==> flow/design.v <==
module a_s(op_a, op_m, as, outp);
   parameter        NBITS = 6;
   input [NBITS:0]  op_a;
   input [NBITS:0]  op_m;
   input            as;
   output [NBITS:0] outp;
   reg [NBITS:0]    outp;
   always @(as or op_a or op_m)
   begin: adder_subt
      if (as == 1'b1)
         outp <= op_a + op_m;
      else
         outp <= op_a - op_m;
   end
endmodule
module div_nr_wsticky(A, B, Q, sticky);
   parameter             NBITS = 6;
   parameter             PBITS = 8;
   input [NBITS-1:0]     A;
   input [NBITS-1:0]     B;
   output [PBITS-1:0]    Q;
   output                sticky;
   parameter [NBITS-1:0] ZEROS = 0;
   reg [NBITS:0]         YY_in[0:PBITS];
   reg [PBITS-1:0]       QQ_in[0:PBITS];
   reg [NBITS:0]         m_cablesIn[0:PBITS];
   wire [NBITS:0]        m_cablesOut[0:PBITS];
   wire [PBITS:0]        a_or_s;
   wire [PBITS-1:0]      QQ;
   wire [NBITS-1:0]      YY;
   wire [NBITS-1:0]      XX;
   assign XX = A;
   assign YY = B;
   assign Q = QQ;
   assign a_or_s[0] = 1'b0;
   always @(*) m_cablesIn[0] <= {1'b0, XX};
   always @(*) YY_in[0] <= {1'b0, YY};
   generate
      begin : xhdl0
         genvar                I;
         for (I = 0; I <= PBITS - 1; I = I + 1)
         begin : divisor
            a_s #(NBITS) int_mod(.op_a(m_cablesIn[I]), .op_m(YY_in[I]), .as(a_or_s[I]), .outp(m_cablesOut[I]));
         end
      end
   endgenerate
   generate
      begin : xhdl1
         genvar                I;
         for (I = 0; I <= PBITS - 1; I = I + 1)
         begin : conex
            assign a_or_s[I + 1] = m_cablesOut[I][NBITS];
            always @(*) m_cablesIn[I + 1] <= {m_cablesOut[I][NBITS - 1:0], 1'b0};
            always @(*) YY_in[I + 1] <= YY_in[I];
            always @(*) QQ_in[I + 1][I] <= a_or_s[I + 1];
            if (I > 0)
            begin : rest
               always @(*) QQ_in[I + 1][I - 1:0] <= QQ_in[I][I - 1:0];
            end
         end
      end
   endgenerate
   generate
      begin : xhdl2
         genvar                I;
         for (I = 0; I <= PBITS - 1; I = I + 1)
         begin : quotient
            assign QQ[I] = (~QQ_in[PBITS][PBITS - 1 - I]);
         end
      end
   endgenerate
   assign sticky = (m_cablesOut[PBITS - 1] == ZEROS) ? 1'b0 : 
                   1'b1;
endmodule
module FP_div(FP_A, FP_B, clk, ce, FP_Z);
   parameter         K = 32;
   parameter         P = 24;
   parameter         E = 8;
   input [K-1:0]     FP_A;
   input [K-1:0]     FP_B;
   input             clk;
   input             ce;
   output [K-1:0]    FP_Z;
   reg [K-1:0]       FP_Z;
   parameter [K-1:0] ZEROS = 1'b0;
   parameter [K-1:0] ONES = 32'hffffffff;
   parameter [E-1:0] BIAS = {1'b0, ONES[E - 2:0]};
   parameter         PBITS = P + 3;
   reg [K-1:0]       A_int;
   reg [K-1:0]       B_int;
   reg [K-1:0]       FP_Z_int;
   wire [E-1:0]      exp_A;
   wire [E-1:0]      exp_B;
   wire [P-1:0]      frac_A;
   wire [P-1:0]      frac_B;
   wire              sign_A;
   wire              sign_B;
   wire              expA_FF;
   wire              expB_FF;
   wire              expA_Z;
   wire              expB_Z;
   wire              fracA_Z;
   wire              fracB_Z;
   wire [E:0]        exp_noBIAS;
   wire [E:0]        exp_Biased;
   wire [E:0]        exp_Biased_Norm;
   wire              isNaN_A;
   wire              isNaN_B;
   wire              isInf_A;
   wire              isInf_B;
   wire              isZero_A;
   wire              isZero_B;
   wire              isNaN;
   wire              isInf;
   wire              isZero;
   wire              sign;
   wire [PBITS-1:0]  frac_div;
   wire [PBITS-1:0]  frac_div_shifted;
   wire [PBITS-2:0]  fr_sh;
   wire [P-2:0]      frac_final;
   wire              underflow;
   wire              overflow;
   wire [E-1:0]      exp_final;
   wire              sticky_bit;
   wire              div_by_zero;
   always @(posedge clk)
      begin
         if (ce == 1'b1)
         begin
            A_int <= FP_A;
            B_int <= FP_B;
         end
      end
   assign sign_A = A_int[K - 1];
   assign sign_B = B_int[K - 1];
   assign exp_A = A_int[K - 2:K - E - 1];
   assign exp_B = B_int[K - 2:K - E - 1];
   assign frac_A = {1'b1, A_int[P - 2:0]};
   assign frac_B = {1'b1, B_int[P - 2:0]};
   assign expA_FF = (A_int[K - 2:K - E - 1] == ONES[K - 2:K - E - 1]) ? 1'b1 : 
                    1'b0;
   assign expB_FF = (B_int[K - 2:K - E - 1] == ONES[K - 2:K - E - 1]) ? 1'b1 : 
                    1'b0;
   assign expA_Z = (A_int[K - 2:K - E - 1] == ZEROS[K - 2:K - E - 1]) ? 1'b1 : 
                   1'b0;
   assign expB_Z = (B_int[K - 2:K - E - 1] == ZEROS[K - 2:K - E - 1]) ? 1'b1 : 
                   1'b0;
   assign fracA_Z = (A_int[P - 2:0] == ZEROS[P - 2:0]) ? 1'b1 : 
                    1'b0;
   assign fracB_Z = (B_int[P - 2:0] == ZEROS[P - 2:0]) ? 1'b1 : 
                    1'b0;
   assign isNaN_A = expA_FF & ((~fracA_Z));
   assign isNaN_B = expB_FF & ((~fracB_Z));
   assign isInf_A = expA_FF;
   assign isInf_B = expB_FF;
   assign isZero_A = expA_Z & fracA_Z;
   assign isZero_B = expB_Z & fracB_Z;
   assign div_by_zero = expB_Z;
   assign isNaN = isNaN_A | isNaN_B;
   assign isInf = isInf_A | isInf_B | div_by_zero;
   assign isZero = isZero_A & (~isZero_B);
   assign exp_noBIAS = ({1'b0, exp_A}) - ({1'b0, exp_B});
   assign exp_Biased = exp_noBIAS + ({1'b0, BIAS});
   assign sign = sign_A ^ sign_B;
   div_nr_wsticky #(P,PBITS) a_div(.A(frac_A), .B(frac_B), .Q(frac_div), .sticky(sticky_bit));
   assign frac_div_shifted = (frac_div[PBITS - 1] == 1'b0) ? {frac_div[PBITS - 2:0], 1'b0} : 
                             frac_div;
   assign exp_Biased_Norm = (frac_div[PBITS - 1] == 1'b0) ? exp_Biased - 1 : 
                            exp_Biased;
   assign exp_final = exp_Biased_Norm[E - 1:0];
   assign overflow = (((exp_Biased_Norm[E:E - 1] == 2'b10) | (exp_Biased_Norm[E:0] == {1'b0, ONES[E - 1:0]}))) ? 1'b1 : 
                     1'b0;
   assign underflow = (((exp_Biased_Norm[E:E - 1] == 2'b11) | (exp_Biased_Norm[E - 1:0] == ZEROS[E - 1:0]))) ? 1'b1 : 
                      1'b0;
   assign fr_sh = frac_div_shifted[PBITS - 2:0];
   assign frac_final = ((fr_sh[2] == 1'b1 & (sticky_bit == 1'b1 | fr_sh[0] == 1'b1 | fr_sh[1] == 1'b1))) ? fr_sh[PBITS - 2:PBITS - P] + 1 : 
                       (((sticky_bit == 1'b1) & (fr_sh[2:0] == 3'b100) & (fr_sh[3] == 1'b1))) ? fr_sh[PBITS - 2:PBITS - P] + 1 : 
                       fr_sh[PBITS - 2:PBITS - P];
   always @(sign or isNaN or isInf or isZero or exp_final or frac_final or underflow or overflow)
   begin: packing
      FP_Z_int[K - 1] <= sign;
      if (isNaN == 1'b1)
      begin
         FP_Z_int[K - 2:P - 1] <= ONES[E - 1:0];
         FP_Z_int[P - 2:0] <= {1'b1, ZEROS[P - 3:0]};
      end
      else if ((isInf == 1'b1) | (overflow == 1'b1))
      begin
         FP_Z_int[K - 2:P - 1] <= ONES[E - 1:0];
         FP_Z_int[P - 2:0] <= ZEROS[P - 2:0];
      end
      else if ((isZero == 1'b1) | (underflow == 1'b1))
      begin
         FP_Z_int[K - 2:P - 1] <= ZEROS[E - 1:0];
         FP_Z_int[P - 2:0] <= ZEROS[P - 2:0];
      end
      else
      begin
         FP_Z_int[K - 2:P - 1] <= exp_final;
         FP_Z_int[P - 2:0] <= frac_final;
      end
   end
   always @(posedge clk)
   begin: final_reg
      begin
         if (ce == 1'b1)
            FP_Z <= FP_Z_int;
      end
   end
endmodule
==> flow/run.sh <==
#!/bin/bash
# the make line also repeats each setting of config.mk as NAME=value (left out here)
make -C /OpenROAD-flow-scripts/flow DESIGN_CONFIG=/design/flow/config.mk WORK_HOME=/design/flow/orfs CLKGATE_MAP_FILE= finish
==> flow/config.mk <==
export PLATFORM = sky130hd
export DESIGN_NAME = FP_div
export DESIGN_NICKNAME = FP_div
export VERILOG_FILES = /design/flow/design.v
export SDC_FILE = /design/flow/constraint.sdc
export NUM_CORES = 4
export LEC_CHECK = 0
export ABC_AREA = 1
export CAP_MARGIN = 20
export CORE_MARGIN = 2
export CORE_UTILIZATION = 72
export CTS_CLUSTER_DIAMETER = 380
export PLACE_DENSITY_LB_ADDON = 0.19
export SETUP_SLACK_MARGIN = 5.0
export SLEW_MARGIN = 20
==> flow/constraint.sdc <==
create_clock -name core_clock -period 42.2 [get_ports {clk}]
set_input_delay 8.4400 -clock core_clock [delete_from_list [all_inputs] [get_ports {clk}]]
set_output_delay 8.4400 -clock core_clock [all_outputs]
set_load 0.01 [all_outputs]
==> Slide: Implementation Results, run 1 <==
Flow Results at a Glance

Run status
  • Outcome: did not finish
  • Failing step: 3_5_place_dp
  • Tool error message: [ERROR DPL-0038] Utilization greater than 100%, impossible to legalize

Logic synthesis
  • Post-synth cell types: 77
  • Post-synth EDFFs: 96
  • Leading area contributor after synthesis: ha_1
  • Most common cell in the synthesized netlist: inv_1
  • Adder Share, Synth: about a quarter
  • Cell count in the Yosys report: 8757
  • Post-Synthesis Cells: about 8800
  • Synthesized net count: 9949
  • Leading post-synthesis cells by instance count: inv_1, nand2_1, ha_1
  • Largest family of logic cells by area: adder cells
  • Commonest register cell after synthesis: edfxtp_1
  • Mux share: 1.12%
  • Post-synthesis sequential element count: 96
  • Share of the synthesized area in the top cell type: 24.4%
  • Main area contributors: ha_1, inv_1, nand2_1
  • Post-synthesis simple-gate area fraction: about a quarter
  • Post-Synth AOI/OAI Area: 23.3%
  • Mean area per synthesized cell: 6.44 µm²
  • Summed instance area of the synthesized netlist: 56400 µm²
  • Yosys xor share: a little under a tenth
  • Fraction of the yosys area taken by sequential cells: 5.12%
  • Area figure in the yosys stat output: roughly 56000 µm²
  • Async SR Flop Fraction: 0%
  • Number of warning messages in the yosys log: 9

Floorplan
  • Overall die height: 284 µm
  • Fp_density: 72.7%
  • Die width: around 280 µm
  • Area inside the core boundary: approximately 77000 µm²
  • IO Pins: slightly below 100
  • Cell row count: around 100
  • Area of the chip: 80500 µm²

Placement
  • Gp weighted congestion: 1.06
  • Port buffer count: 97
-- per-stage QoR --
| step | setup TNS (ps) | hold slack (ps) | cells |
|---|---|---|---|
| floorplan | -27880 | 543 | 8757 |
| global placement | -42770 | 544 | 12313 |
==> inputs of run 2 (changes only) <==
Settings changed: CAP_MARGIN 20 to 30, CELL_PAD_IN_SITES_DETAIL_PLACEMENT set to 1, CORE_ASPECT_RATIO set to 1.01, CORE_MARGIN 2 to 7, CORE_UTILIZATION 72 to 22, CTS_CLUSTER_DIAMETER 380 to 257, CTS_CLUSTER_SIZE set to 61, GPL_ROUTABILITY_DRIVEN set to 0, GPL_TIMING_DRIVEN set to 1, HOLD_SLACK_MARGIN set to 0.09, MAX_ROUTING_LAYER set to met4, MIN_ROUTING_LAYER set to met1, PLACE_DENSITY_LB_ADDON 0.19 to 0.03, SETUP_SLACK_MARGIN 5.0 to -1.3, SLEW_MARGIN 20 to 5, TNS_END_PERCENT set to 50.
Clock period 42.2 ns to 101.0 ns, I/O delays scaled along.
==> run 2 against run 1 <==
- die size grew to 3.4 times the previous value
- area after synthesis stayed put
- synthesized cell count stayed put
- now clean on timing, DRC and antenna
==> Slide: Implementation Results, run 2 <==
Synthesis and Place & Route Summary

Critical path
  • Logic depth of the worst register-to-register path: 323
  • Critical Path Start: B_int[2]
  • Startpoint kind of the worst setup timing path: flop
  • Arr. time, crit path: ~59000 ps
  • Element type at the critical path end: flop
  • Worst path top cell family by delay: AND-OR/OR-AND gates
  • Category of the most critical setup path: flop to flop
  • Worst EP required: a little over 100000 ps
  • Number of logic stages on the critical path including buffering: around 320
  • Reg-to-reg critical path startpoint: B_int[2]
  • Sum of buffers and inverters on the critical path: 29
  • Reg-to-reg slack, setup: 41940 ps
  • Setup crit end: FP_Z[9]
  • Worst stage delay on the critical path: 990 ps
  • Reg2reg end: FP_Z[9]
  • Slowest stage cell on the critical path: edfxtp_1
  • Max FO, Critical Path: ~50
  • Most used cell, CP: nand2_1

Clock tree
  • Cell at the root of the clock tree: clkbuf_16
  • Latest clock arrival within the worst-skew pair: 460 ps
  • Clock input transition at the sequential cells of the worst setup and hold paths: roughly 110 ps
  • Resized Gates After CTS: 0
  • TritonCTS buffer count: 9
  • Number of setup buffers added after CTS: 0
  • Clock tree from TritonCTS: yes
  • TritonCTS sink count: between 90 and 100
  • Maximum level of the CTS H-tree: 3
  • Worst-case clock buffer depth: 2
  • Number of buffers added to fix hold violations after cts: 0

Worst hold path
  • Worst Hold Path Cells: 1
  • Worst Hold Path EP: FP_Z[31]
  • Worst min-delay path category: flop to flop
  • Startpoint of the most critical hold path: A_int[31]

Final timing
  • Normalized max-slew margin: between 30 and 40%
  • Maximum clock frequency: between 15 and 20 MHz
  • Post-layout minimum cycle time: a little under 60000 ps
  • Hold WS: between 500 and 600 ps
  • Total count of hold-check failures in the final report: 0
  • Slew at the pin closest to its max-slew limit: 943 ps
  • Setup violators final: 0
  • Worst setup skew after layout: 34.8 ps
  • RSZ-0062 raised after global routing: false
  • Setup TNS: 0 ps
  • Share of the clock period used by the worst path after layout: roughly 58%
  • Final count of pins violating max slew: 0

Layout
  • Count of nets after finishing: around 10000
  • Post-route design area: 61300 µm²
  • Total area of multi-input combinational cells: 46400 µm²
  • Area growth from synthesis to final layout: 8.77%
  • Number of inserted filler cells in the final layout: 32158
  • Flip-flop and latch area: 2880 µm²

Logic synthesis
  • Number of warning messages in the yosys log: 9 (unchanged)
  • Post-Synth AOI/OAI Area: 23.3% (unchanged)
  • Area figure in the yosys stat output: 56400 µm² (unchanged)
  • Fraction of the yosys area taken by sequential cells: 5.12% (unchanged)
  • Post-synthesis simple-gate area fraction: 23.6% (unchanged)
  • Largest family of logic cells by area: adder cells
  • Share of the synthesized area in the top cell type: 24.4% (unchanged)
  • Synthesized net count: 9949 (unchanged)
  • Adder Share, Synth: 25.3% (unchanged)
  • Main area contributors: ha_1, inv_1, nand2_1
  • Summed instance area of the synthesized netlist: 56400 µm² (unchanged)
  • Most common cell in the synthesized netlist: inv_1
  • Yosys xor share: 9.01% (unchanged)
  • Mux share: 1.12% (unchanged)
  • Async SR Flop Fraction: 0% (unchanged)
  • Mean area per synthesized cell: 6.44 µm² (unchanged)
  • Leading post-synthesis cells by instance count: inv_1, nand2_1, ha_1
  • Post-synthesis sequential element count: 96 (unchanged)
  • Cell count in the Yosys report: 8757 (unchanged)
  • Post-Synthesis Cells: 8757 (unchanged)
  • Commonest register cell after synthesis: edfxtp_1
  • Post-synth cell types: 77 (unchanged)
  • Leading area contributor after synthesis: ha_1
  • Post-synth EDFFs: 96 (unchanged)

Global routing
  • Initial antenna violation count: 13
  • Combined global-route utilization of all metal layers: 19.3%
  • Residual overflow from global routing: 0
  • Largest net degree at the start of global routing: 60
  • Wire length of the first global-routing pass: a little under 400000 µm
  • Vias in the first global route: roughly 61000

Routing
  • Initial DRC Count: 2353
  • Detailed-route DRC error count: 0
  • Detailed-route via count: just under 60000
  • Detailed-router iteration count before antenna repair: 5
  • Detailed-route wire length: 264000 µm
  • Via density: 4.76
  • Wire per inst: approximately 22 µm
  • Routed Antenna Nets: 0

Placement
  • Port buffer count: 97 (unchanged)
  • Hpwl dp: 215000 µm
  • Placement-stage cell area: approximately 61000 µm²

Floorplan
  • Overall die height: 523 µm (+84%)
  • Die width: 518 µm (+82%)
  • IO Pins: 98 (unchanged)
  • Fp_density: 22.1% (-51 points)
  • Area of the chip: 271000 µm² (+240%)
  • Area inside the core boundary: 255000 µm² (+230%)
  • Cell row count: 186 (+82%)

Run status
  • Outcome: timing/DRC/antenna clean

Flow run
  • Count of warning messages emitted by the tools: 423
  • Count of maximum capacitance violations: 0
run 2: layout make-up:
type | instances | area share (%)
Sequential cell | 96 | 4.70
Multi-Input combinational cell | 6966 | 75.8
Clock buffer | 9 | 0.367
Inverter | 1540 | 9.53
Timing Repair Buffer | 178 | 2.56
Antenna cell | 6 | 0.0245
Tap cell | 3384 | 6.91
Clock inverter | 7 | 0.133
run 2: metal layers:
layer | vias to the layer above | part of all wire, % | global-route usage [%]
met4 | 0 | 2.6 | 4.37
met5 | - | 0 | -
li1 | 29228 | - | -
met2 | 638 | 50 | 34.8
met3 | 216 | 1.8 | 0.804
met1 | 27968 | 46 | 23.8
run 2: metrics by stage:
| step | cells | worst slack (ps) | util [%] |
|---|---|---|---|
| after floorplan | 8757 | 54910 | - |
| after global placement | 12162 | 41490 | 23.9 |
| after detailed placement | 12164 | 41580 | 23.9 |
| after CTS | 12180 | 41400 | 24.1 |
| after global routing | 12181 | 35940 | 24.1 |
| final | 12186 | 41940 | 24.1 |
==> inputs of run 3 (changes only) <==
Settings changed: CAP_MARGIN 30 to 20, CELL_PAD_IN_SITES_DETAIL_PLACEMENT 1 to unset, CORE_ASPECT_RATIO 1.01 to unset, CORE_MARGIN 7 to 2, CORE_UTILIZATION 22 to 72, CTS_CLUSTER_DIAMETER 257 to 222, CTS_CLUSTER_SIZE 61 to 100, GPL_ROUTABILITY_DRIVEN 0 to unset, GPL_TIMING_DRIVEN 1 to unset, HOLD_SLACK_MARGIN 0.09 to unset, MAX_ROUTING_LAYER met4 to unset, MIN_ROUTING_LAYER met1 to unset, PLACE_DENSITY set to 0.6, PLACE_DENSITY_LB_ADDON 0.03 to unset, SETUP_SLACK_MARGIN -1.3 to unset, SLEW_MARGIN 5 to 20, TNS_END_PERCENT 50 to unset.
Clock period 101.0 ns to 35.8 ns, I/O delays scaled along.
==> run 3 against run 2 <==
- the flow now stops in 3_5_place_dp
- die size fell by 70%
- area after synthesis unchanged
- synthesized cell count did not move
==> Slide: Implementation Results, run 3 <==
Flow Results at a Glance

Floorplan
  • Fp_density: 72.7% (+51 points)
  • Overall die height: 284 µm (-46%)
  • Die width: 284 µm (-45%)
  • IO Pins: 98 (unchanged)
  • Cell row count: 102 (-45%)
  • Area inside the core boundary: 77500 µm² (-70%)
  • Area of the chip: 80500 µm² (-70%)

Logic synthesis
  • Post-Synthesis Cells: 8757 (unchanged)
  • Post-synth EDFFs: 96 (unchanged)
  • Post-synthesis sequential element count: 96 (unchanged)
  • Post-synthesis simple-gate area fraction: 23.6% (unchanged)
  • Mux share: 1.12% (unchanged)
  • Async SR Flop Fraction: 0% (unchanged)
  • Leading post-synthesis cells by instance count: inv_1, nand2_1, ha_1
  • Fraction of the yosys area taken by sequential cells: 5.12% (unchanged)
  • Main area contributors: ha_1, inv_1, nand2_1
  • Largest family of logic cells by area: adder cells
  • Adder Share, Synth: 25.3% (unchanged)
  • Mean area per synthesized cell: 6.44 µm² (unchanged)
  • Number of warning messages in the yosys log: 9 (unchanged)
  • Most common cell in the synthesized netlist: inv_1
  • Area figure in the yosys stat output: 56400 µm² (unchanged)
  • Leading area contributor after synthesis: ha_1
  • Post-Synth AOI/OAI Area: 23.3% (unchanged)
  • Commonest register cell after synthesis: edfxtp_1
  • Post-synth cell types: 77 (unchanged)
  • Synthesized net count: 9949 (unchanged)
  • Share of the synthesized area in the top cell type: 24.4% (unchanged)
  • Summed instance area of the synthesized netlist: 56400 µm² (unchanged)
  • Yosys xor share: 9.01% (unchanged)
  • Cell count in the Yosys report: 8757 (unchanged)

Placement
  • Gp weighted congestion: 1.07
  • Port buffer count: 97 (unchanged)

Run status
  • Tool error message: [ERROR DPL-0038] Utilization greater than 100%, impossible to legalize
  • Outcome: did not finish
  • Failing step: 3_5_place_dp
[run 3: metrics by stage]
stage | TNS [ps]
2_1_floorplan | -175080
3_3_place_gp | -180580
==> inputs of run 4 (changes only) <==
Settings changed: CORE_UTILIZATION 72 to 68, CTS_CLUSTER_DIAMETER 222 to unset, CTS_CLUSTER_SIZE 100 to 98, PLACE_DENSITY 0.6 to 0.37, TNS_END_PERCENT set to 10.
Clock period 35.8 ns to 43.5 ns, I/O delays scaled along.
==> run 4 against run 3 <==
- the flow stops in 4_1_cts
- synthesized cell count unchanged
- area after synthesis stayed put
- die size rose by 5.8%
==> Slide: Implementation Results, run 4 <==
Flow Results at a Glance

Floorplan
  • Area inside the core boundary: 82100 µm² (+6.0%)
  • Overall die height: 292 µm (+2.9%)
  • Cell row count: 105 (+2.9%)
  • Fp_density: 68.6% (-4.1 points)
  • Die width: 292 µm (+2.9%)
  • Area of the chip: 85200 µm² (+5.8%)
  • IO Pins: 98 (unchanged)

Run status
  • Failing step: 4_1_cts
  • Outcome: did not finish
  • Tool error message: [ERROR DPL-0033] detailed placement checks failed during check placement.

Placement
  • Gp weighted congestion: 1.02 (-5.0%)
  • Placement-stage cell area: 76400 µm²
  • Hpwl dp: ~200000 µm
  • Port buffer count: 97 (unchanged)

Logic synthesis
  • Post-synthesis simple-gate area fraction: 23.6% (unchanged)
  • Main area contributors: ha_1, inv_1, nand2_1
  • Fraction of the yosys area taken by sequential cells: 5.12% (unchanged)
  • Mux share: 1.12% (unchanged)
  • Yosys xor share: 9.01% (unchanged)
  • Async SR Flop Fraction: 0% (unchanged)
  • Leading area contributor after synthesis: ha_1
  • Cell count in the Yosys report: 8757 (unchanged)
  • Most common cell in the synthesized netlist: inv_1
  • Post-synthesis sequential element count: 96 (unchanged)
  • Post-Synthesis Cells: 8757 (unchanged)
  • Post-Synth AOI/OAI Area: 23.3% (unchanged)
  • Commonest register cell after synthesis: edfxtp_1
  • Area figure in the yosys stat output: 56400 µm² (unchanged)
  • Adder Share, Synth: 25.3% (unchanged)
  • Largest family of logic cells by area: adder cells
  • Summed instance area of the synthesized netlist: 56400 µm² (unchanged)
  • Share of the synthesized area in the top cell type: 24.4% (unchanged)
  • Synthesized net count: 9949 (unchanged)
  • Mean area per synthesized cell: 6.44 µm² (unchanged)
  • Post-synth cell types: 77 (unchanged)
  • Leading post-synthesis cells by instance count: inv_1, nand2_1, ha_1
  • Post-synth EDFFs: 96 (unchanged)
  • Number of warning messages in the yosys log: 9 (unchanged)
## run 4: stage by stage
step | util (%) | instances | setup slack (ps)
3_5_place_dp | 93.1 | 12236 | -6100
3_3_place_gp | 93.1 | 12236 | -2430
2_1_floorplan | - | 8757 | -660
==> inputs of run 5 (changes only) <==
Settings changed: ABC_AREA 1 to 0, CELL_PAD_IN_SITES_DETAIL_PLACEMENT set to 0, CORE_ASPECT_RATIO set to 1.79, CORE_UTILIZATION 68 to 18, CTS_CLUSTER_SIZE 98 to unset, GPL_ROUTABILITY_DRIVEN set to 0, GPL_TIMING_DRIVEN set to 1, HOLD_SLACK_MARGIN set to 0.07, PLACE_DENSITY 0.37 to unset, PLACE_DENSITY_LB_ADDON set to 0.3, SLEW_MARGIN 20 to 5, TNS_END_PERCENT 10 to unset.
Clock period 43.5 ns to 92.4 ns, I/O delays scaled along.
==> run 5 against run 4 <==
- synthesized cell count is 21% lower
- the run now finishes clean
- area after synthesis shrank 9.7%
- die size went up to 3.4 times the previous value
==> Slide: Implementation Results, run 5 <==
Synthesis and Place & Route Summary

Run status
  • Outcome: timing/DRC/antenna clean

Global routing
  • Met1 Track Usage GR: 12.6%
  • Vias in the first global route: ~53000
  • Global routing met2 resource utilization: 28.2%
  • Most Crowded Layer GR: met2
  • Wire length of the first global-routing pass: 312000 µm
  • Largest net degree at the start of global routing: ~57
  • Combined global-route utilization of all metal layers: 14.2%
  • Fraction of met3 tracks used by global routing: ~1.3%
  • Residual overflow from global routing: 0
  • Initial antenna violation count: 10

Critical path
  • Category of the most critical setup path: flop to flop
  • Reg-to-reg slack, setup: 22790 ps
  • Number of logic stages on the critical path including buffering: 366
  • Slowest stage cell on the critical path: nor2_4
  • Arr. time, crit path: 69770 ps
  • Element type at the critical path end: flop
  • Worst stage delay on the critical path: around 850 ps
  • Worst EP required: a little over 90000 ps
  • Worst path top cell family by delay: AND-OR/OR-AND gates
  • Setup crit end: FP_Z[15]
  • Most used cell, CP: nor2_1
  • Sum of buffers and inverters on the critical path: 16
  • Logic depth of the worst register-to-register path: 366
  • Reg2reg end: FP_Z[15]
  • Critical Path Start: B_int[2]
  • Max FO, Critical Path: 46
  • Reg-to-reg critical path startpoint: B_int[2]
  • Startpoint kind of the worst setup timing path: flop

Worst hold path
  • Worst min-delay path category: flop to flop
  • Worst Hold Path EP: FP_Z[31]
  • Worst Hold Path Cells: 1
  • Startpoint of the most critical hold path: A_int[31]

Floorplan
  • Overall die height: 715 µm (+150%)
  • Area of the chip: 287000 µm² (+240%)
  • Area inside the core boundary: 282000 µm² (+240%)
  • IO Pins: 98 (unchanged)
  • Die width: 401 µm (+38%)
  • Fp_density: 18.1% (-51 points)
  • Cell row count: 261 (+150%)

Logic synthesis
  • Async SR Flop Fraction: 0% (unchanged)
  • Adder Share, Synth: 28.1% (+2.7 points)
  • Area figure in the yosys stat output: 50900 µm² (-9.7%)
  • Commonest register cell after synthesis: edfxtp_1
  • Most common cell in the synthesized netlist: nor2_1
  • Post-synth EDFFs: 96 (unchanged)
  • Mux share: 5.95% (+4.8 points)
  • Synthesized net count: 8098 (-19%)
  • Leading area contributor after synthesis: ha_1
  • Leading post-synthesis cells by instance count: nor2_1, ha_1, a21oi_1
  • Post-synthesis simple-gate area fraction: 18.3% (-5.3 points)
  • Fraction of the yosys area taken by sequential cells: 5.67% (+0.55 points)
  • Cell count in the Yosys report: 6906 (-21%)
  • Post-Synth AOI/OAI Area: 25.5% (+2.2 points)
  • Main area contributors: ha_1, xnor2_1, nor2_1
  • Yosys xor share: 12.3% (+3.3 points)
  • Share of the synthesized area in the top cell type: 27.1% (+2.6 points)
  • Post-Synthesis Cells: 6906 (-21%)
  • Mean area per synthesized cell: 7.37 µm² (+14%)
  • Largest family of logic cells by area: adder cells
  • Post-synth cell types: 107 (+39%)
  • Summed instance area of the synthesized netlist: 50900 µm² (-9.7%)
  • Number of warning messages in the yosys log: 9 (unchanged)
  • Post-synthesis sequential element count: 96 (unchanged)

Clock tree
  • Maximum level of the CTS H-tree: 3
  • Number of buffers added to fix hold violations after cts: 0
  • TritonCTS sink count: 96
  • Number of setup buffers added after CTS: 0
  • Clock input transition at the sequential cells of the worst setup and hold paths: 100 ps
  • Worst-case clock buffer depth: 2
  • Latest clock arrival within the worst-skew pair: about 490 ps
  • Cell at the root of the clock tree: clkbuf_16
  • TritonCTS buffer count: 9
  • Resized Gates After CTS: 0
  • Clock tree from TritonCTS: yes

Final timing
  • Setup violators final: 0
  • Worst setup skew after layout: roughly 47 ps
  • Slew at the pin closest to its max-slew limit: 1160 ps
  • Post-layout minimum cycle time: 69610 ps
  • Hold WS: just over 600 ps
  • Share of the clock period used by the worst path after layout: 75.3%
  • Setup TNS: 0 ps
  • Total count of hold-check failures in the final report: 0
  • Maximum clock frequency: ~14 MHz
  • RSZ-0062 raised after global routing: false
  • Final count of pins violating max slew: 0
  • Normalized max-slew margin: roughly 22%

Routing
  • Detailed-router iteration count before antenna repair: 6
  • Detailed-route via count: 50296
  • Detailed-route DRC error count: 0
  • Via density: 4.71
  • Routed Antenna Nets: 0
  • Wire per inst: 19.7 µm
  • Initial DRC Count: 2311
  • Detailed-route wire length: 210000 µm

Layout
  • Final core utilization: between 20% and 30%
  • Number of inserted filler cells in the final layout: ~31000
  • Count of nets after finishing: 8185
  • Area growth from synthesis to final layout: 12.5%

Placement
  • Hpwl dp: 172000 µm (-14%)
  • Port buffer count: 97 (unchanged)

Flow run
  • Count of maximum capacitance violations: 0
  • Count of warning messages emitted by the tools: 423
[run 5: routing by layer]
| layer | share of wire (%) | up-vias |
|---|---|---|
| li1 | - | 24628 |
| met1 | 33 | 23891 |
| met2 | 54 | 1150 |
| met3 | 2.8 | 621 |
| met4 | 10 | 6 |
| met5 | 0.021 | - |
[run 5: layout make-up]
class	count	area, µm²	area share (%)
multi-input combinational	6290	46100	80.5
tap	3682	4610	8.05
sequential	96	2880	5.04
timing repair buffer	233	2000	3.49
inverter	363	1360	2.38
clock buffer	9	225	0.394
clock inverter	7	81.3	0.142
antenna	2	5.00	0.00875
[run 5: per-stage QoR]
step | std cells | worst slack [ps] | area (µm²)
2_1_floorplan | 6906 | 31480 | 50900
3_3_place_gp | 10662 | 23430 | 56900
3_5_place_dp | 10664 | 23450 | 56900
4_1_cts | 10680 | 23030 | 57200
5_1_grt | 10681 | 16200 | 57200
6_report | 10682 | 22790 | 57200
==> inputs of run 6 (changes only) <==
Settings changed: ABC_AREA 0 to 1, CELL_PAD_IN_SITES_DETAIL_PLACEMENT 0 to unset, CORE_ASPECT_RATIO 1.79 to unset, CORE_UTILIZATION 18 to 58, CTS_CLUSTER_DIAMETER set to 215, GPL_ROUTABILITY_DRIVEN 0 to unset, GPL_TIMING_DRIVEN 1 to unset, HOLD_SLACK_MARGIN 0.07 to unset, PLACE_DENSITY_LB_ADDON 0.3 to unset, SETUP_SLACK_MARGIN set to -1.68, SLEW_MARGIN 5 to 20.
Clock period 92.4 ns to 57.0 ns, I/O delays scaled along.
==> run 6 against run 5 <==
- design area increased by 2.3%
- non-clock buffer count decreased by 81
- critical endpoint is now FP_Z[11]
- count of clock-buffer cells in the layout unchanged
- clock skew decreased by 37 ps
- fmax increased by 30%
- die size decreased by 65%
- first-iteration DRC count increased by 120%
- hold slack got worse by 51 ps
- sequential share of layout area decreased by 0.11 points
- critical path depth decreased by 59
- highest routed layer unchanged
==> Slide: Implementation Results, run 6 <==
Synthesis and Place & Route Summary

Run status
  • Outcome: timing/DRC/antenna clean

Critical path
  • Element type at the critical path end: flop
  • Number of logic stages on the critical path including buffering: 307 (-16%)
  • Most used cell, CP: nand2_1
  • Worst stage delay on the critical path: 580 ps (-270 ps)
  • Reg-to-reg slack, setup: 3410 ps (-19380 ps)
  • Slowest stage cell on the critical path: o21ai_0
  • Worst path top cell family by delay: AND-OR/OR-AND gates
  • Category of the most critical setup path: flop to flop
  • Sum of buffers and inverters on the critical path: 24 (+8)
  • Max FO, Critical Path: 39 (-15%)
  • Worst EP required: 57150 ps (-35410 ps)
  • Critical Path Start: B_int[15]
  • Setup crit end: FP_Z[11]
  • Reg-to-reg critical path startpoint: B_int[15]
  • Arr. time, crit path: 53740 ps (-16030 ps)
  • Logic depth of the worst register-to-register path: 307 (-16%)
  • Startpoint kind of the worst setup timing path: flop
  • Reg2reg end: FP_Z[11]

Routing
  • Detailed-route via count: 59144 (+18%)
  • Initial DRC Count: 5136 (+120%)
  • Wire per inst: 19.1 µm (-3.1%)
  • Routed Antenna Nets: 0 (unchanged)
  • Detailed-route wire length: 192000 µm (-8.8%)
  • Detailed-router iteration count before antenna repair: 7 (+1)
  • Via density: 5.88 (+25%)
  • Detailed-route DRC error count: 0 (unchanged)

Placement
  • Port buffer count: 97 (unchanged)
  • Hpwl dp: 142000 µm (-17%)
  • Gp weighted congestion: 0.985

Logic synthesis
  • Fraction of the yosys area taken by sequential cells: 5.12% (-0.55 points)
  • Leading area contributor after synthesis: ha_1
  • Post-synth cell types: 77 (-28%)
  • Mux share: 1.12% (-4.8 points)
  • Leading post-synthesis cells by instance count: inv_1, nand2_1, ha_1
  • Post-Synth AOI/OAI Area: 23.3% (-2.2 points)
  • Post-Synthesis Cells: 8757 (+27%)
  • Yosys xor share: 9.01% (-3.3 points)
  • Main area contributors: ha_1, inv_1, nand2_1
  • Adder Share, Synth: 25.3% (-2.7 points)
  • Share of the synthesized area in the top cell type: 24.4% (-2.6 points)
  • Post-synthesis simple-gate area fraction: 23.6% (+5.3 points)
  • Summed instance area of the synthesized netlist: 56400 µm² (+11%)
  • Async SR Flop Fraction: 0% (unchanged)
  • Largest family of logic cells by area: adder cells
  • Number of warning messages in the yosys log: 9 (unchanged)
  • Area figure in the yosys stat output: 56400 µm² (+11%)
  • Post-synth EDFFs: 96 (unchanged)
  • Most common cell in the synthesized netlist: inv_1
  • Cell count in the Yosys report: 8757 (+27%)
  • Synthesized net count: 9949 (+23%)
  • Mean area per synthesized cell: 6.44 µm² (-13%)
  • Commonest register cell after synthesis: edfxtp_1
  • Post-synthesis sequential element count: 96 (unchanged)

Floorplan
  • Die width: 316 µm (-21%)
  • Area of the chip: 99700 µm² (-65%)
  • Fp_density: 58.4% (+40 points)
  • IO Pins: 98 (unchanged)
  • Area inside the core boundary: 96400 µm² (-66%)
  • Overall die height: 316 µm (-56%)
  • Cell row count: 114 (-56%)

Clock tree
  • Number of buffers added to fix hold violations after cts: 0 (unchanged)
  • Cell at the root of the clock tree: clkbuf_16
  • TritonCTS sink count: 96 (unchanged)
  • Clock input transition at the sequential cells of the worst setup and hold paths: 80 ps (-20 ps)
  • Worst-case clock buffer depth: 2 (unchanged)
  • Latest clock arrival within the worst-skew pair: 400 ps (-90 ps)
  • Maximum level of the CTS H-tree: 3 (unchanged)
  • Clock tree from TritonCTS: yes
  • TritonCTS buffer count: 9 (unchanged)

Final timing
  • Post-layout minimum cycle time: 53590 ps (-16020 ps)
  • Normalized max-slew margin: 29.1% (+6.9 points)
  • Setup violators final: 0 (unchanged)
  • Total count of hold-check failures in the final report: 0 (unchanged)
  • Slew at the pin closest to its max-slew limit: 1060 ps (-101 ps)
  • Share of the clock period used by the worst path after layout: 94.0% (+19 points)
  • Worst setup skew after layout: 10.3 ps (-37.1 ps)
  • Final count of pins violating max slew: 0 (unchanged)
  • Maximum clock frequency: 18.7 MHz (+30%)
  • Hold WS: 570 ps (-51.3 ps)

Global routing
  • Wire length of the first global-routing pass: 292000 µm (-6.5%)
  • Vias in the first global route: 55081 (+4.5%)
  • Combined global-route utilization of all metal layers: 36.6% (+22 points)
  • Initial antenna violation count: 6 (-4)
  • Largest net degree at the start of global routing: 60 (+5.3%)
  • Residual overflow from global routing: 0 (unchanged)

Worst hold path
  • Worst Hold Path Cells: 1 (unchanged)
  • Startpoint of the most critical hold path: B_int[31]
  • Worst Hold Path EP: FP_Z[31]
  • Worst min-delay path category: flop to flop

Flow run
  • Count of warning messages emitted by the tools: 425 (+0.47%)
  • Count of maximum capacitance violations: 0 (unchanged)

Layout
  • Area growth from synthesis to final layout: 3.89%
  • Count of nets after finishing: 9960 (+22%)
run 6: area by class of cell:
type	count	area (µm²)
multi-input combinational	6968	46500
fill	9622	37900
inverter	1540	5860
sequential	96	2880
tap	1276	1600
timing repair buffer	152	1410
clock buffer	9	225
clock inverter	7	81.3
timing repair inverter	1	5.00
antenna	1	2.50
run 6: routing by layer:
| layer | routed length [µm] | vias up | global-route usage (%) |
|---|---|---|---|
| met3 | 13500 | 620 | 3.80 |
| met5 | 59 | - | 0 |
| met1 | 79300 | 26982 | 46.0 |
| met2 | 85900 | 2281 | 60.9 |
| met4 | 12700 | 8 | 21.4 |
| li1 | - | 29253 | - |
run 6: what timing repair did:
action                     4_1_cts  5_1_grt
setup endpoints to repair        0       23
resized                          0       23
buffers inserted                 0        6
run 6: per-stage QoR:
step	worst slack (ps)	instances	TNS [ps]	cell area, µm²	util, %
detailed placement	3740	10029	0	58100	60.3
CTS	3540	10045	0	58400	60.6
floorplan	10910	8757	0	56400	-
global route	-1690	10049	-35380	58500	60.7
global placement	4190	10029	0	58100	60.3
finish	3410	10050	0	58500	60.7
==> inputs of run 7 (changes only) <==
Settings changed: ABC_AREA 1 to unset, CELL_PAD_IN_SITES_GLOBAL_PLACEMENT set to 0, CORE_ASPECT_RATIO set to 0.5, CORE_UTILIZATION 58 to 40, CTS_CLUSTER_DIAMETER 215 to 400, CTS_CLUSTER_SIZE set to 10, PLACE_DENSITY set to 0.43, SETUP_SLACK_MARGIN -1.68 to -0.68, TNS_END_PERCENT set to 15.
Clock period 57.0 ns to 80.0 ns, I/O delays scaled along.
==> run 7 against run 6 <==
- register-to-register slack better by 7000 ps
- global-route usage is 10 points lower
- die size grew 31%
- utilization decreased by 17 points
- final cell count is 14% lower
- clock skew rose by 3.8 ps
- flip-flop count did not move
- fmax decreased by 23%
- critical path depth up 43
- critical endpoint is now FP_Z[19]
==> Slide: Implementation Results, run 7 <==
Synthesis and Place & Route Summary

Final timing
  • Share of the clock period used by the worst path after layout: 87.0% (-7.0 points)
  • Final count of pins violating max slew: 0 (unchanged)
  • Total count of hold-check failures in the final report: 0 (unchanged)
  • Slew at the pin closest to its max-slew limit: 1040 ps (-23.5 ps)
  • Maximum clock frequency: 14.4 MHz (-23%)
  • Normalized max-slew margin: 30.2% (+1.2 points)
  • Worst setup skew after layout: 14.2 ps (+3.84 ps)
  • Post-layout minimum cycle time: 69600 ps (+16010 ps)
  • Setup violators final: 0 (unchanged)
  • Setup TNS: 0 ps (unchanged)
  • Final worst setup slack: 10400 ps (+6990 ps)
  • RSZ-0062 raised after global routing: false

Clock tree
  • Number of buffers added to fix hold violations after cts: 0 (unchanged)
  • Latest clock arrival within the worst-skew pair: 390 ps (about the same)
  • Clock input transition at the sequential cells of the worst setup and hold paths: 90 ps (about the same)
  • TritonCTS buffer count: 9 (unchanged)
  • Cell at the root of the clock tree: clkbuf_16
  • Clock tree from TritonCTS: yes
  • Worst-case clock buffer depth: 2 (unchanged)
  • Number of setup buffers added after CTS: 0 (unchanged)
  • Resized Gates After CTS: 0 (unchanged)
  • Maximum level of the CTS H-tree: 3 (unchanged)
  • TritonCTS sink count: 96 (unchanged)

Layout
  • Final Non-Filler Cells: 8677 (-14%)
  • Number of inserted filler cells in the final layout: 13003 (+35%)
  • Area growth from synthesis to final layout: 7.40%
  • Post-route design area: 54600 µm² (-6.7%)
  • Final core utilization: 43.3% (-17 points)
  • Count of nets after finishing: 8171 (-18%)

Logic synthesis
  • Summed instance area of the synthesized netlist: 50900 µm² (-9.7%)
  • Share of the synthesized area in the top cell type: 27.1% (+2.6 points)
  • Post-synth cell types: 107 (+39%)
  • Async SR Flop Fraction: 0% (unchanged)
  • Post-synthesis sequential element count: 96 (unchanged)
  • Leading area contributor after synthesis: ha_1
  • Mean area per synthesized cell: 7.37 µm² (+14%)
  • Post-Synth AOI/OAI Area: 25.5% (+2.2 points)
  • Area figure in the yosys stat output: 50900 µm² (-9.7%)
  • Synthesized net count: 8098 (-19%)
  • Post-synthesis simple-gate area fraction: 18.3% (-5.3 points)
  • Most common cell in the synthesized netlist: nor2_1
  • Post-Synthesis Cells: 6906 (-21%)
  • Fraction of the yosys area taken by sequential cells: 5.67% (+0.55 points)
  • Leading post-synthesis cells by instance count: nor2_1, ha_1, a21oi_1
  • Mux share: 5.95% (+4.8 points)
  • Adder Share, Synth: 28.1% (+2.7 points)
  • Commonest register cell after synthesis: edfxtp_1
  • Post-synth EDFFs: 96 (unchanged)
  • Cell count in the Yosys report: 6906 (-21%)
  • Largest family of logic cells by area: adder cells
  • Main area contributors: ha_1, xnor2_1, nor2_1
  • Number of warning messages in the yosys log: 9 (unchanged)
  • Yosys xor share: 12.3% (+3.3 points)

Routing
  • Initial DRC Count: 4229 (-18%)
  • Routed Antenna Nets: 0 (unchanged)
  • Detailed-route wire length: 179000 µm (-6.4%)
  • Detailed-router iteration count before antenna repair: 6 (-1)
  • Via density: 5.70 (-3.2%)
  • Wire per inst: 20.7 µm (+8.4%)
  • Detailed-route DRC error count: 0 (unchanged)
  • Detailed-route via count: 49432 (-16%)

Critical path
  • Category of the most critical setup path: flop to flop
  • Reg-to-reg slack, setup: 10400 ps (+6990 ps)
  • Worst path top cell family by delay: AND-OR/OR-AND gates
  • Reg-to-reg critical path startpoint: B_int[4]
  • Setup crit end: FP_Z[19]
  • Worst stage delay on the critical path: 780 ps (+200 ps)
  • Logic depth of the worst register-to-register path: 350 (+14%)
  • Element type at the critical path end: flop
  • Sum of buffers and inverters on the critical path: 16 (-33%)
  • Most used cell, CP: a21o_1
  • Slowest stage cell on the critical path: nor2_4
  • Worst EP required: 80120 ps (+22970 ps)
  • Arr. time, crit path: 69720 ps (+15980 ps)
  • Reg2reg end: FP_Z[19]
  • Max FO, Critical Path: 42 (+7.7%)
  • Number of logic stages on the critical path including buffering: 350 (+14%)
  • Startpoint kind of the worst setup timing path: flop
  • Critical Path Start: B_int[4]

Floorplan
  • Overall die height: 256 µm (-19%)
  • Fp_density: 40.4% (-18 points)
  • Area inside the core boundary: 126000 µm² (+31%)
  • Cell row count: 92 (-19%)
  • IO Pins: 98 (unchanged)
  • Area of the chip: 130000 µm² (+31%)
  • Die width: 508 µm (+61%)

Global routing
  • Vias in the first global route: 47560 (-14%)
  • Combined global-route utilization of all metal layers: 26.6% (-10 points)
  • Largest net degree at the start of global routing: 61 (+1.7%)
  • Wire length of the first global-routing pass: 274000 µm (-6.0%)
  • Residual overflow from global routing: 0 (unchanged)
  • Initial antenna violation count: 14 (+8)

Placement
  • Hpwl dp: 143000 µm (+0.79%)
  • Port buffer count: 97 (unchanged)
  • Gp weighted congestion: 0.901 (-8.5%)
  • Worst slack after detailed placement: 11190 ps (+7440 ps)
  • Number of placed instances, taps included: 8660 (-14%)
  • Placement-stage cell area: 54300 µm² (-6.6%)

Flow run
  • Count of maximum capacitance violations: 0 (unchanged)
  • Count of warning messages emitted by the tools: 425 (unchanged)

Worst hold path
  • Startpoint of the most critical hold path: A_int[31]
  • Worst Hold Path Cells: 1 (unchanged)
  • Worst min-delay path category: flop to flop
  • Worst Hold Path EP: FP_Z[31]

Run status
  • Outcome: timing/DRC/antenna clean
run 7: routing by layer:
metal,routed length [µm],GRT usage (%)
met1,90700,39.9
met2,71500,39.5
met3,12800,4.10
met4,4180,5.51
met5,11,0
run 7: cell type report:
type                    instances  area, µm²  share of cell area (%)
diodes                          1       2.50                 0.00458
clock buffers                   9        225                   0.412
clock inverters                 7       96.3                   0.176
inverters                     363       1360                    2.49
multi-input cells            6290      46100                    84.3
flip-flops and latches         96       2880                    5.28
well taps                    1692       2120                    3.87
repair buffers                219       1890                    3.46
run 7: per-stage QoR:
stage	hold slack, ps
global placement	544
CTS	569
floorplan	543
global route	581
finish	566
detailed placement	555
==> inputs of run 8 (changes only) <==
Settings changed: ABC_AREA set to 1, CELL_PAD_IN_SITES_GLOBAL_PLACEMENT 0 to 1, CORE_ASPECT_RATIO 0.5 to 1.44, CORE_MARGIN 2 to 7, CORE_UTILIZATION 40 to 19, CTS_CLUSTER_DIAMETER 400 to unset, CTS_CLUSTER_SIZE 10 to 23, GPL_TIMING_DRIVEN set to 1, MAX_ROUTING_LAYER set to met5, PLACE_DENSITY 0.43 to unset, PLACE_DENSITY_LB_ADDON set to 0.23, SETUP_SLACK_MARGIN -0.68 to unset, TNS_END_PERCENT 15 to unset.
Clock period 80.0 ns to 116.0 ns, I/O delays scaled along.
==> run 8 against run 7 <==
- first-iteration DRC count shrank 36%
- synthesized cell count increased by 27%
- design area is 13% higher
- die size grew 140%
- still clean on timing, DRC and antenna
- register-to-register slack better by 49000 ps
- worst setup slack improved by 49000 ps
- area after synthesis grew 11%
- critical path type unchanged
==> Slide: Implementation Results, run 8 <==
Synthesis and Place & Route Summary

Floorplan
  • Area of the chip: 312000 µm² (+140%)
  • Cell row count: 239 (+160%)
  • IO Pins: 98 (unchanged)
  • Area inside the core boundary: 295000 µm² (+130%)
  • Die width: 468 µm (-8.0%)
  • Overall die height: 668 µm (+160%)
  • Fp_density: 19.1% (-21 points)

Global routing
  • Largest net degree at the start of global routing: 52 (-15%)
  • Residual overflow from global routing: 0 (unchanged)
  • Combined global-route utilization of all metal layers: 15.2% (-11 points)
  • Vias in the first global route: 59371 (+25%)
  • Initial antenna violation count: 18 (+4)
  • Wire length of the first global-routing pass: 366000 µm (+34%)

Routing
  • Detailed-route via count: 57705 (+17%)
  • Detailed-router iteration count before antenna repair: 7 (+1)
  • Detailed-route DRC error count: 0 (unchanged)
  • Wire per inst: 19.6 µm (-4.9%)
  • Detailed-route wire length: 249000 µm (+39%)
  • Initial DRC Count: 2713 (-36%)
  • Via density: 4.56 (-20%)
  • Routed Antenna Nets: 0 (unchanged)

Final timing
  • Maximum clock frequency: 17.6 MHz (+22%)
  • RSZ-0062 raised after global routing: false
  • Post-layout minimum cycle time: 56830 ps (-12770 ps)
  • Setup violators final: 0 (unchanged)
  • Worst setup skew after layout: 27.1 ps (+12.9 ps)
  • Share of the clock period used by the worst path after layout: 49.0% (-38 points)
  • Setup TNS: 0 ps (unchanged)
  • Normalized max-slew margin: 35.2% (+4.9 points)
  • Slew at the pin closest to its max-slew limit: 962 ps (-76.9 ps)
  • Hold WS: 563 ps (-3.32 ps)
  • Total count of hold-check failures in the final report: 0 (unchanged)
  • Final count of pins violating max slew: 0 (unchanged)

Critical path
  • Category of the most critical setup path: flop to flop
  • Startpoint kind of the worst setup timing path: flop
  • Reg-to-reg slack, setup: 59170 ps (+48770 ps)
  • Setup crit end: FP_Z[13]
  • Logic depth of the worst register-to-register path: 328 (-6.3%)
  • Worst path top cell family by delay: AND-OR/OR-AND gates
  • Reg-to-reg critical path startpoint: B_int[2]
  • Max FO, Critical Path: 39 (-7.1%)
  • Sum of buffers and inverters on the critical path: 33 (+17)
  • Most used cell, CP: nand2_1
  • Number of logic stages on the critical path including buffering: 328 (-6.3%)
  • Slowest stage cell on the critical path: o21ai_0
  • Reg2reg end: FP_Z[13]
  • Arr. time, crit path: 56990 ps (-12730 ps)
  • Critical Path Start: B_int[2]
  • Worst stage delay on the critical path: 770 ps (about the same)
  • Element type at the critical path end: flop
  • Worst EP required: 116160 ps (+36040 ps)

Logic synthesis
  • Area figure in the yosys stat output: 56400 µm² (+11%)
  • Post-Synth AOI/OAI Area: 23.3% (-2.2 points)
  • Async SR Flop Fraction: 0% (unchanged)
  • Post-synth cell types: 77 (-28%)
  • Largest family of logic cells by area: adder cells
  • Mean area per synthesized cell: 6.44 µm² (-13%)
  • Post-synthesis simple-gate area fraction: 23.6% (+5.3 points)
  • Post-Synthesis Cells: 8757 (+27%)
  • Most common cell in the synthesized netlist: inv_1
  • Post-synth EDFFs: 96 (unchanged)
  • Fraction of the yosys area taken by sequential cells: 5.12% (-0.55 points)
  • Adder Share, Synth: 25.3% (-2.7 points)
  • Number of warning messages in the yosys log: 9 (unchanged)
  • Leading area contributor after synthesis: ha_1
  • Mux share: 1.12% (-4.8 points)
  • Share of the synthesized area in the top cell type: 24.4% (-2.6 points)
  • Main area contributors: ha_1, inv_1, nand2_1
  • Commonest register cell after synthesis: edfxtp_1
  • Post-synthesis sequential element count: 96 (unchanged)
  • Summed instance area of the synthesized netlist: 56400 µm² (+11%)
  • Leading post-synthesis cells by instance count: inv_1, nand2_1, ha_1
  • Cell count in the Yosys report: 8757 (+27%)
  • Yosys xor share: 9.01% (-3.3 points)
  • Synthesized net count: 9949 (+23%)

Clock tree
  • Number of setup buffers added after CTS: 0 (unchanged)
  • TritonCTS buffer count: 9 (unchanged)
  • Maximum level of the CTS H-tree: 3 (unchanged)
  • Clock tree from TritonCTS: yes
  • Worst-case clock buffer depth: 2 (unchanged)
  • Cell at the root of the clock tree: clkbuf_16
  • Latest clock arrival within the worst-skew pair: 430 ps (+40 ps)
  • Number of buffers added to fix hold violations after cts: 0 (unchanged)
  • Resized Gates After CTS: 0 (unchanged)
  • TritonCTS sink count: 96 (unchanged)
  • Clock input transition at the sequential cells of the worst setup and hold paths: 100 ps (about the same)

Flow run
  • Count of warning messages emitted by the tools: 423 (-0.47%)
  • Count of maximum capacitance violations: 0 (unchanged)

Run status
  • Outcome: timing/DRC/antenna clean

Worst hold path
  • Worst Hold Path EP: FP_Z[31]
  • Worst Hold Path Cells: 1 (unchanged)
  • Worst min-delay path category: flop to flop
  • Startpoint of the most critical hold path: A_int[31]

Placement
  • Port buffer count: 97 (unchanged)
  • Hpwl dp: 205000 µm (+43%)
  • Gp weighted congestion: 0.909 (+0.94%)

Layout
  • Area growth from synthesis to final layout: 9.94%
  • Number of inserted filler cells in the final layout: 33623 (+160%)
  • Count of nets after finishing: 9993 (+22%)
[run 8: final cells by class]
cell class | count | area [µm²] | share of cell area, %
clock inverter | 7 | 81.3 | 0.131
multi-input combinational | 6966 | 46400 | 75.0
timing repair buffer | 188 | 1650 | 2.67
sequential | 96 | 2880 | 4.65
inverter | 1540 | 5840 | 9.42
antenna | 3 | 7.51 | 0.0121
tap | 3856 | 4820 | 7.79
clock buffer | 9 | 225 | 0.364
[run 8: metrics by stage]
stage	area [µm²]	util [%]	worst slack (ps)	std cells
3_3_place_gp	61600	20.9	58220	12646
6_report	62000	21.0	59170	12665
3_5_place_dp	61600	20.9	58920	12646
4_1_cts	61900	21.0	58680	12662
2_1_floorplan	56400	-	69910	8757
5_1_grt	61900	21.0	53670	12662
[run 8: layer usage]
| metal | GRT usage, % | share of wire, % | up-vias |
|---|---|---|---|
| met5 | 0 | 0.030 | - |
| met2 | 29.3 | 52 | 1009 |
| met3 | 1.21 | 2.5 | 369 |
| met4 | 7.42 | 6.1 | 12 |
| li1 | - | - | 29287 |
| met1 | 16.7 | 40 | 27028 |
==> inputs of run 9 (changes only) <==
Settings changed: ABC_AREA 1 to unset, CELL_PAD_IN_SITES_GLOBAL_PLACEMENT 1 to unset, CORE_ASPECT_RATIO 1.44 to unset, CORE_MARGIN 7 to 2, CORE_UTILIZATION 19 to 18, CTS_CLUSTER_SIZE 23 to unset, GPL_TIMING_DRIVEN 1 to unset, MAX_ROUTING_LAYER met5 to unset, PLACE_DENSITY set to 0.6, PLACE_DENSITY_LB_ADDON 0.23 to unset.
Clock period 116.0 ns to 101.0 ns, I/O delays scaled along.
==> run 9 against run 8 <==
- critical path type unchanged
- fmax fell by 17%
- utilization decreased by 0.80 points
- hold slack improved by 6.5 ps
- area after synthesis fell by 9.7%
- flip-flop count unchanged
- still clean
- synthesized cell count is 21% lower
- count of clock-buffer cells in the layout did not move
- clock skew increased by 11 ps
- die size down 8.1%
==> Slide: Implementation Results, run 9 <==
Synthesis and Place & Route Summary

Logic synthesis
  • Main area contributors: ha_1, xnor2_1, nor2_1
  • Post-synthesis sequential element count: 96 (unchanged)
  • Post-Synth AOI/OAI Area: 25.5% (+2.2 points)
  • Mux share: 5.95% (+4.8 points)
  • Commonest register cell after synthesis: edfxtp_1
  • Yosys xor share: 12.3% (+3.3 points)
  • Post-synth cell types: 107 (+39%)
  • Fraction of the yosys area taken by sequential cells: 5.67% (+0.55 points)
  • Cell count in the Yosys report: 6906 (-21%)
  • Adder Share, Synth: 28.1% (+2.7 points)
  • Largest family of logic cells by area: adder cells
  • Mean area per synthesized cell: 7.37 µm² (+14%)
  • Post-synth EDFFs: 96 (unchanged)
  • Most common cell in the synthesized netlist: nor2_1
  • Async SR Flop Fraction: 0% (unchanged)
  • Share of the synthesized area in the top cell type: 27.1% (+2.6 points)
  • Area figure in the yosys stat output: 50900 µm² (-9.7%)
  • Post-Synthesis Cells: 6906 (-21%)
  • Leading area contributor after synthesis: ha_1
  • Summed instance area of the synthesized netlist: 50900 µm² (-9.7%)
  • Post-synthesis simple-gate area fraction: 18.3% (-5.3 points)
  • Number of warning messages in the yosys log: 9 (unchanged)
  • Synthesized net count: 8098 (-19%)
  • Leading post-synthesis cells by instance count: nor2_1, ha_1, a21oi_1

Critical path
  • Worst EP required: 101130 ps (-15030 ps)
  • Sum of buffers and inverters on the critical path: 17 (-48%)
  • Reg-to-reg critical path startpoint: B_int[2]
  • Worst stage delay on the critical path: 740 ps (-30 ps)
  • Element type at the critical path end: flop
  • Slowest stage cell on the critical path: nor2_4
  • Logic depth of the worst register-to-register path: 370 (+13%)
  • Max FO, Critical Path: 46 (+18%)
  • Arr. time, crit path: 68460 ps (+11470 ps)
  • Worst path top cell family by delay: AND-OR/OR-AND gates
  • Reg-to-reg slack, setup: 32680 ps (-26490 ps)
  • Setup crit end: FP_Z[22]
  • Reg2reg end: FP_Z[22]
  • Category of the most critical setup path: flop to flop
  • Startpoint kind of the worst setup timing path: flop
  • Critical Path Start: B_int[2]
  • Number of logic stages on the critical path including buffering: 370 (+13%)

Worst hold path
  • Startpoint of the most critical hold path: A_int[31]
  • Worst Hold Path EP: FP_Z[31]
  • Worst min-delay path category: flop to flop
  • Worst Hold Path Cells: 1 (unchanged)

Layout
  • Post-route design area: 57000 µm² (-8.0%)
  • Area growth from synthesis to final layout: 12.1%
  • Count of nets after finishing: 8144 (-19%)
  • Final Non-Filler Cells: 10704 (-15%)

Global routing
  • Initial antenna violation count: 6 (-12)
  • Residual overflow from global routing: 0 (unchanged)
  • Largest net degree at the start of global routing: 54 (+3.8%)
  • Vias in the first global route: 45411 (-24%)
  • Wire length of the first global-routing pass: 265000 µm (-28%)
  • Combined global-route utilization of all metal layers: 11.6% (-3.6 points)

Clock tree
  • Number of buffers added to fix hold violations after cts: 0 (unchanged)
  • Clock input transition at the sequential cells of the worst setup and hold paths: 90 ps (about the same)
  • TritonCTS buffer count: 9 (unchanged)
  • Resized Gates After CTS: 0 (unchanged)
  • Worst-case clock buffer depth: 2 (unchanged)
  • Number of setup buffers added after CTS: 0 (unchanged)
  • Latest clock arrival within the worst-skew pair: 440 ps (about the same)
  • Cell at the root of the clock tree: clkbuf_16
  • Maximum level of the CTS H-tree: 3 (unchanged)
  • TritonCTS sink count: 96 (unchanged)
  • Clock tree from TritonCTS: yes

Routing
  • Via density: 4.59 (+0.66%)
  • Met3 wire length: 11900 µm (+94%)
  • Initial DRC Count: 4287 (+58%)
  • Detailed-route DRC error count: 0 (unchanged)
  • Top layer in use: met5
  • Met1 wire length: 81100 µm (-18%)
  • Detailed-route wire length: 174000 µm (-30%)
  • Wire per inst: 16.2 µm (-17%)
  • Detailed-router iteration count before antenna repair: 6 (-1)
  • Routed Antenna Nets: 0 (unchanged)
  • Routed met2 length: 75500 µm (-41%)
  • Detailed-route via count: 49092 (-15%)

Floorplan
  • Die width: 536 µm (+14%)
  • Area of the chip: 287000 µm² (-8.1%)
  • Area inside the core boundary: 282000 µm² (-4.3%)
  • Overall die height: 536 µm (-20%)
  • Fp_density: 18.1% (-1.1 points)
  • Cell row count: 195 (-18%)
  • IO Pins: 98 (unchanged)

Placement
  • Number of placed instances, taps included: 10684 (-16%)
  • Gp weighted congestion: 0.919 (+1.1%)
  • Worst slack after detailed placement: 33970 ps (-24940 ps)
  • Hpwl dp: 132000 µm (-36%)
  • Port buffer count: 97 (unchanged)
  • Placement-stage cell area: 56700 µm² (-8.0%)

Final timing
  • Normalized max-slew margin: 27.5% (-7.7 points)
  • Total count of hold-check failures in the final report: 0 (unchanged)
  • Final worst setup slack: 32680 ps (-26490 ps)
  • Share of the clock period used by the worst path after layout: 67.6% (+19 points)
  • Setup TNS: 0 ps (unchanged)
  • Setup violators final: 0 (unchanged)
  • RSZ-0062 raised after global routing: false
  • Worst setup skew after layout: 37.7 ps (+10.6 ps)
  • Final count of pins violating max slew: 0 (unchanged)
  • Slew at the pin closest to its max-slew limit: 1080 ps (+123 ps)
  • Maximum clock frequency: 14.6 MHz (-17%)
  • Post-layout minimum cycle time: 68320 ps (+11500 ps)

Run status
  • Outcome: timing/DRC/antenna clean

Flow run
  • Count of warning messages emitted by the tools: 423 (unchanged)
  • Count of maximum capacitance violations: 0 (unchanged)
-- run 9: metal layers --
metal	GRT usage [%]	vias up
li1	-	24608
met1	16.2	22724
met2	18.6	1528
met3	1.51	226
met4	3.44	6
met5	0	-
-- run 9: layout make-up --
type / count / area, µm²
fillers: 31623 / 225000
multi-input cells: 6290 / 46100
well taps: 3743 / 4680
flip-flops and latches: 96 / 2880
repair buffers: 192 / 1690
inverters: 363 / 1360
clock buffers: 9 / 225
clock inverters: 7 / 97.6
diodes: 4 / 10.0
-- run 9: per-stage QoR --
step | hold WS, ps | util (%)
6_report | 569 | 20.2
5_1_grt | 592 | 20.2
4_1_cts | 573 | 20.2
3_5_place_dp | 564 | 20.1
3_3_place_gp | 550 | 20.1
2_1_floorplan | 543 | -
